Design smul_q31, start of the top module:
module smul_q31 (
    input  logic        clk,
    input  logic        reset,
    input  logic        go,
    input  logic [31:0] left,
    input  logic [31:0] right,
    output logic [31:0] out,
    output logic        done
);
  num_smul #(
      .LEFT_WIDTH (32),
      .RIGHT_WIDTH(32),
      .OUT_WIDTH  (32),
      .OUT_LSB    (31)
  ) mul (
      .left (left),
      .right(right),
      .go   (go),
      .reset(reset),
      .clk  (clk),
      .out  (out),
      .done (done)
  );
endmodule
Settings: LEC_CHECK=0, ABC_AREA=0, CAP_MARGIN=20, CELL_PAD_IN_SITES_DETAIL_PLACEMENT=2, CELL_PAD_IN_SITES_GLOBAL_PLACEMENT=3, CORE_MARGIN=8, CORE_UTILIZATION=64, CTS_CLUSTER_SIZE=66, GPL_ROUTABILITY_DRIVEN=0, SETUP_SLACK_MARGIN=1.5, SLEW_MARGIN=20, TNS_END_PERCENT=55; clock period 10.5 ns.
run.sh (not shown) runs the stock make flow with config.mk's settings and CLKGATE_MAP_FILE=.
The first run stopped in global placement without I/O (GPL-0301).
Next try:
Settings changed: ABC_AREA 0 to 1, CELL_PAD_IN_SITES_DETAIL_PLACEMENT 2 to unset, CELL_PAD_IN_SITES_GLOBAL_PLACEMENT 3 to unset, CORE_ASPECT_RATIO set to 0.7, CORE_MARGIN 8 to 2, CTS_CLUSTER_SIZE 66 to unset, GPL_ROUTABILITY_DRIVEN 0 to unset, SETUP_SLACK_MARGIN 1.5 to unset, TNS_END_PERCENT 55 to 10.
Clock period 10.5 ns to 12.4 ns, I/O delays scaled along.
This time the run went through all stages and came out clean.
Die size goes down by 3.0%.
Area after synthesis is higher by 6.6%.
Synthesized cell count went up by 31%.
Next try:
Settings changed: ABC_AREA 1 to unset, CORE_ASPECT_RATIO 0.7 to unset, CORE_UTILIZATION 64 to 11, SETUP_SLACK_MARGIN set to 2.5, TNS_END_PERCENT 10 to unset.
=> The new run ran to the end with no violations. Total power fell by a few percent. Via count fell by about a fifth. Setup slack got worse by 0.52 ns. Sequential share of layout area fell by 0.21 points. Worst hold slack improved by 0.017 ns. Global-route usage fell by 35 points.


Starting RTL as in the previous note.
Settings: LEC_CHECK=0, CAP_MARGIN=20, CORE_ASPECT_RATIO=0.5, CORE_MARGIN=2, CORE_UTILIZATION=72, CTS_CLUSTER_DIAMETER=372, CTS_CLUSTER_SIZE=99, SETUP_SLACK_MARGIN=-0.19, SLEW_MARGIN=20, TNS_END_PERCENT=15; clock period 5.67 ns.
The first run reached the layout checks and failed them: setup timing.
Rerun with:
CAP_MARGIN = 5   (was 20)
SETUP_SLACK_MARGIN = 0.69   (was -0.19)
After rerunning: The changed run finished with setup timing left. Hold slack stays flat. Wire length shrinks by a few percent. First-iteration DRC count climbs slightly. Final area came out lower slightly. Sequential power decreases slightly.
Rerun with:
CAP_MARGIN = 20   (was 5)
CORE_ASPECT_RATIO = not set   (was 0.5)
CTS_CLUSTER_DIAMETER = not set   (was 372)
CTS_CLUSTER_SIZE = not set   (was 99)
PLACE_DENSITY = 0.42   (was not set)
SETUP_SLACK_MARGIN = not set   (was 0.69)
TNS_END_PERCENT = not set   (was 15)
clock period = 9.72 ns   (was 5.67 ns; I/O delays follow)
Effect:
- Now the flow finished with timing, DRC and antenna clean
- setup slack improved by 2.7 ns
- core utilization goes down by 8.4 points
- total power came out lower by well over a third
- sequential cell count does not change
- sequential share of layout area goes up by 0.37 points
- final cell count decreases by a little under a tenth
- synthesized area is unchanged
Rerun with:
CORE_UTILIZATION = 64   (was 72)
PLACE_DENSITY = not set   (was 0.42)
clock period = 12.4 ns   (was 9.72 ns; I/O delays follow)
After rerunning: The changed run completed with no timing, DRC or antenna violations; design area barely changes; power falls by 23%; synthesized area is unchanged; wire length falls by 0.95%; global-route usage falls by 4.2 points; combinational power falls by 20%; hold slack loses 0.011 ns; non-clock buffer count falls by 26; first-iteration DRC count falls by 27%.


== exp/violet ==
smul_q31 again, from the RTL that the note above started with.
clock: 10.2 ns
lec_check: 0
cap_margin: 20
core_aspect_ratio: 0.5
core_margin: 6
core_utilization: 70
cts_cluster_diameter: 305
cts_cluster_size: 66
max_routing_layer: met4
place_density_lb_addon: 0.16
slew_margin: 20
Inputs modified between exp/violet and exp/onyx:
Settings: CTS_CLUSTER_SIZE: 66 -> 98; CORE_UTILIZATION: 70 -> 49; PLACE_DENSITY: unset -> 0.43; CTS_CLUSTER_DIAMETER: 305 -> 241; CORE_ASPECT_RATIO: 0.5 -> unset; PLACE_DENSITY_LB_ADDON: 0.16 -> unset.
--- outcome ---
The higher total stage count of the critical path came out of exp/violet. Diff exp/violet -> exp/onyx: fraction of cell area in non-clock buffers went down, average via count per standard cell dropped 0.47, overall power of the completed layout up 5.6%, share of total power in the clock network ~0 delta, maximum operating frequency decreased by 0.0025 GHz relative to the old numbers. Going from exp/violet to exp/onyx, standard cell area after detailed placement grew slightly.
What exp/harbor does differently from exp/onyx at the input level:
Settings: changing CORE_MARGIN from 6 to 2; changing CORE_UTILIZATION from 49 to 72; removing CTS_CLUSTER_DIAMETER (formerly 241); removing MAX_ROUTING_LAYER (formerly met4); changing CTS_CLUSTER_SIZE from 98 to 99; removing PLACE_DENSITY (formerly 0.43); changing the clock period (ns, I/O delays scaled along) from 10.2 to 12.4.
### Flow results
Max sum of routed wire segments on met1 across exp/onyx and exp/harbor: exp/onyx
exp/harbor — post-layout period usage of the worst path 16 points lower, exp/onyx as reference
Startpoint of the worst setup timing path = mul.right_tmp[0]$_SDFF_PN0_: exp/harbor; startpoint of the worst setup timing path = mul.right_tmp[6]$_SDFF_PN0_: exp/onyx
On register-to-register slack, exp/harbor does better than exp/onyx.
Against exp/onyx as the reference, exp/harbor delivers a lower shortest clock period the worst path allows after layout.
In the tables for exp/onyx and exp/harbor, worst hold slack reads higher with exp/harbor.


smul_q31 again, from the RTL that the note above started with.
clock: 6.5 ns
lec_check: 0
cap_margin: 20
core_margin: 2
core_utilization: 72
cts_cluster_size: 80
hold_slack_margin: -0.09
max_routing_layer: met4
place_density_lb_addon: 0.0
setup_slack_margin: 1.93
slew_margin: 20
The first run finished but failed the layout checks on setup timing.
Rerun with:
--- a/flow/config.mk
+++ b/flow/config.mk
@@ -9,8 +9,5 @@
 export CORE_MARGIN = 2
-export CORE_UTILIZATION = 72
-export CTS_CLUSTER_SIZE = 80
-export HOLD_SLACK_MARGIN = -0.09
-export MAX_ROUTING_LAYER = met4
+export CORE_UTILIZATION = 70
 export PLACE_DENSITY_LB_ADDON = 0.0
-export SETUP_SLACK_MARGIN = 1.93
+export SETUP_SLACK_MARGIN = 1.57
 export SLEW_MARGIN = 20
==> flow/constraint.sdc (replaced) <==
create_clock -name core_clock -period 8.17 [get_ports {clk}]
set_input_delay 1.6340 -clock core_clock [delete_from_list [all_inputs] [get_ports {clk}]]
set_output_delay 1.6340 -clock core_clock [all_outputs]
set_load 0.01 [all_outputs]
Outcome: The changed run ran to the end with no violations; routed wire length is lower by 14%; maximum frequency rises by 11%; sequential share of layout area rose by 0.33 points; setup slack gains 2.5 ns.
Rerun with:
--- a/flow/config.mk
+++ b/flow/config.mk
@@ -9,5 +9,5 @@
 export CORE_MARGIN = 2
-export CORE_UTILIZATION = 70
-export PLACE_DENSITY_LB_ADDON = 0.0
-export SETUP_SLACK_MARGIN = 1.57
+export CORE_UTILIZATION = 65
+export CTS_CLUSTER_SIZE = 66
+export MAX_ROUTING_LAYER = met4
 export SLEW_MARGIN = 20
==> flow/constraint.sdc (replaced) <==
create_clock -name core_clock -period 6.5 [get_ports {clk}]
set_input_delay 1.3000 -clock core_clock [delete_from_list [all_inputs] [get_ports {clk}]]
set_output_delay 1.3000 -clock core_clock [all_outputs]
set_load 0.01 [all_outputs]
After rerunning: The new run finished with setup timing left. Non-clock buffer count increases by 212. Worst hold slack gets worse by 0.018 ns. Global-route usage decreases by 2.3 points. Clock skew decreases by 0.0085 ns. Synthesized area stays the same.
Rerun with:
--- a/flow/config.mk
+++ b/flow/config.mk
@@ -7,7 +7,11 @@
 export LEC_CHECK = 0
-export CAP_MARGIN = 20
+export ABC_AREA = 1
+export CAP_MARGIN = 15
 export CORE_MARGIN = 2
-export CORE_UTILIZATION = 65
-export CTS_CLUSTER_SIZE = 66
+export CORE_UTILIZATION = 72
+export CTS_CLUSTER_SIZE = 80
+export HOLD_SLACK_MARGIN = -0.09
 export MAX_ROUTING_LAYER = met4
+export PLACE_DENSITY = 0.63
+export SETUP_SLACK_MARGIN = -0.45
 export SLEW_MARGIN = 20
After rerunning: The changed run reached the layout checks and failed them: setup timing. Core utilization is higher by 5.9 points. Setup slack gains 0.59 ns. Total power goes up by 2.4%. Routed wire length climbs by 11%. Hold slack loses 0.016 ns. Clock power came out higher by about 3%. Final area rose by 3.1%. Combinational power went up by about 3%. Non-clock buffer count fell by 70.
Rerun with:
--- a/flow/config.mk
+++ b/flow/config.mk
@@ -8,10 +8,9 @@
 export ABC_AREA = 1
-export CAP_MARGIN = 15
+export CAP_MARGIN = 5
 export CORE_MARGIN = 2
 export CORE_UTILIZATION = 72
-export CTS_CLUSTER_SIZE = 80
-export HOLD_SLACK_MARGIN = -0.09
+export CTS_CLUSTER_DIAMETER = 77
+export CTS_CLUSTER_SIZE = 66
 export MAX_ROUTING_LAYER = met4
-export PLACE_DENSITY = 0.63
-export SETUP_SLACK_MARGIN = -0.45
+export SETUP_SLACK_MARGIN = -0.61
 export SLEW_MARGIN = 20
==> flow/constraint.sdc (replaced) <==
create_clock -name core_clock -period 6.01 [get_ports {clk}]
set_input_delay 1.2020 -clock core_clock [delete_from_list [all_inputs] [get_ports {clk}]]
set_output_delay 1.2020 -clock core_clock [all_outputs]
set_load 0.01 [all_outputs]
What happened:
- Now the flow stopped in 5_1_grt on GRT-0232
- die size does not change
- area after synthesis is unchanged
- synthesized cell count stays the same


Starting RTL as in the previous note.
Settings: LEC_CHECK=0, CAP_MARGIN=15, CORE_MARGIN=2, CORE_UTILIZATION=72, CTS_CLUSTER_SIZE=80, HOLD_SLACK_MARGIN=-0.09, MAX_ROUTING_LAYER=met4, SETUP_SLACK_MARGIN=-0.45, SLEW_MARGIN=20; clock period 6.5 ns.
The first run finished but failed the layout checks on negative setup slack.
Then changed:
--- a/flow/config.mk
+++ b/flow/config.mk
@@ -8 +8 @@
-export CAP_MARGIN = 15
+export CAP_MARGIN = 20
@@ -11,4 +11 @@
-export CTS_CLUSTER_SIZE = 80
-export HOLD_SLACK_MARGIN = -0.09
-export MAX_ROUTING_LAYER = met4
-export SETUP_SLACK_MARGIN = -0.45
+export PLACE_DENSITY = 0.42
@@ -15,0 +13 @@
+export TNS_END_PERCENT = 10
==> flow/constraint.sdc (replaced) <==
create_clock -name core_clock -period 12.4 [get_ports {clk}]
set_input_delay 2.4800 -clock core_clock [delete_from_list [all_inputs] [get_ports {clk}]]
set_output_delay 2.4800 -clock core_clock [all_outputs]
set_load 0.01 [all_outputs]
=>
- Now the flow ran to the end with no violations
- core utilization fell by 10 points
- sequential share of layout area rose by 0.49 points
- count of clock-buffer cells in the layout stays the same
- flip-flop count is unchanged
- worst setup slack gets better by 4.7 ns
Then changed:
--- a/flow/config.mk
+++ b/flow/config.mk
@@ -10,2 +10,3 @@
-export CORE_UTILIZATION = 72
-export PLACE_DENSITY = 0.42
+export CORE_UTILIZATION = 71
+export CTS_CLUSTER_DIAMETER = 364
+export PLACE_DENSITY = 0.38
@@ -13 +13,0 @@
-export TNS_END_PERCENT = 10
What happened:
- wire length came out higher by 1.4%
- via count came out higher by 0.37%
- count of clock-buffer cells in the layout does not change
- worst setup slack is worse by 0.022 ns
- cell count is about the same
- power hardly moves
- core utilization came out lower by 1.5 points
- clock power came out higher by about 2%
- final area barely changes
- register-to-register slack is worse by 0.02 ns
- combinational power is about the same
Then changed:
--- a/flow/config.mk
+++ b/flow/config.mk
@@ -10,3 +10,2 @@
-export CORE_UTILIZATION = 71
-export CTS_CLUSTER_DIAMETER = 364
-export PLACE_DENSITY = 0.38
+export CORE_UTILIZATION = 45
+export SETUP_SLACK_MARGIN = 2.5
==> flow/constraint.sdc (replaced) <==
create_clock -name core_clock -period 8.0 [get_ports {clk}]
set_input_delay 1.6000 -clock core_clock [delete_from_list [all_inputs] [get_ports {clk}]]
set_output_delay 1.6000 -clock core_clock [all_outputs]
set_load 0.01 [all_outputs]
What happened: The new run went through all stages and came out clean. Fmax is higher by 17%. Cell area came out higher by 12%. Routed wire length is higher by 8.6%. Cell count grows by 14%. First-iteration DRC count goes down by 6.4%. Worst setup slack is worse by 3.1 ns. Combinational power is higher by 87%. Critical path depth climbs by 5. Clock power rises by 50%.
Power and IR drop assume default switching activity.
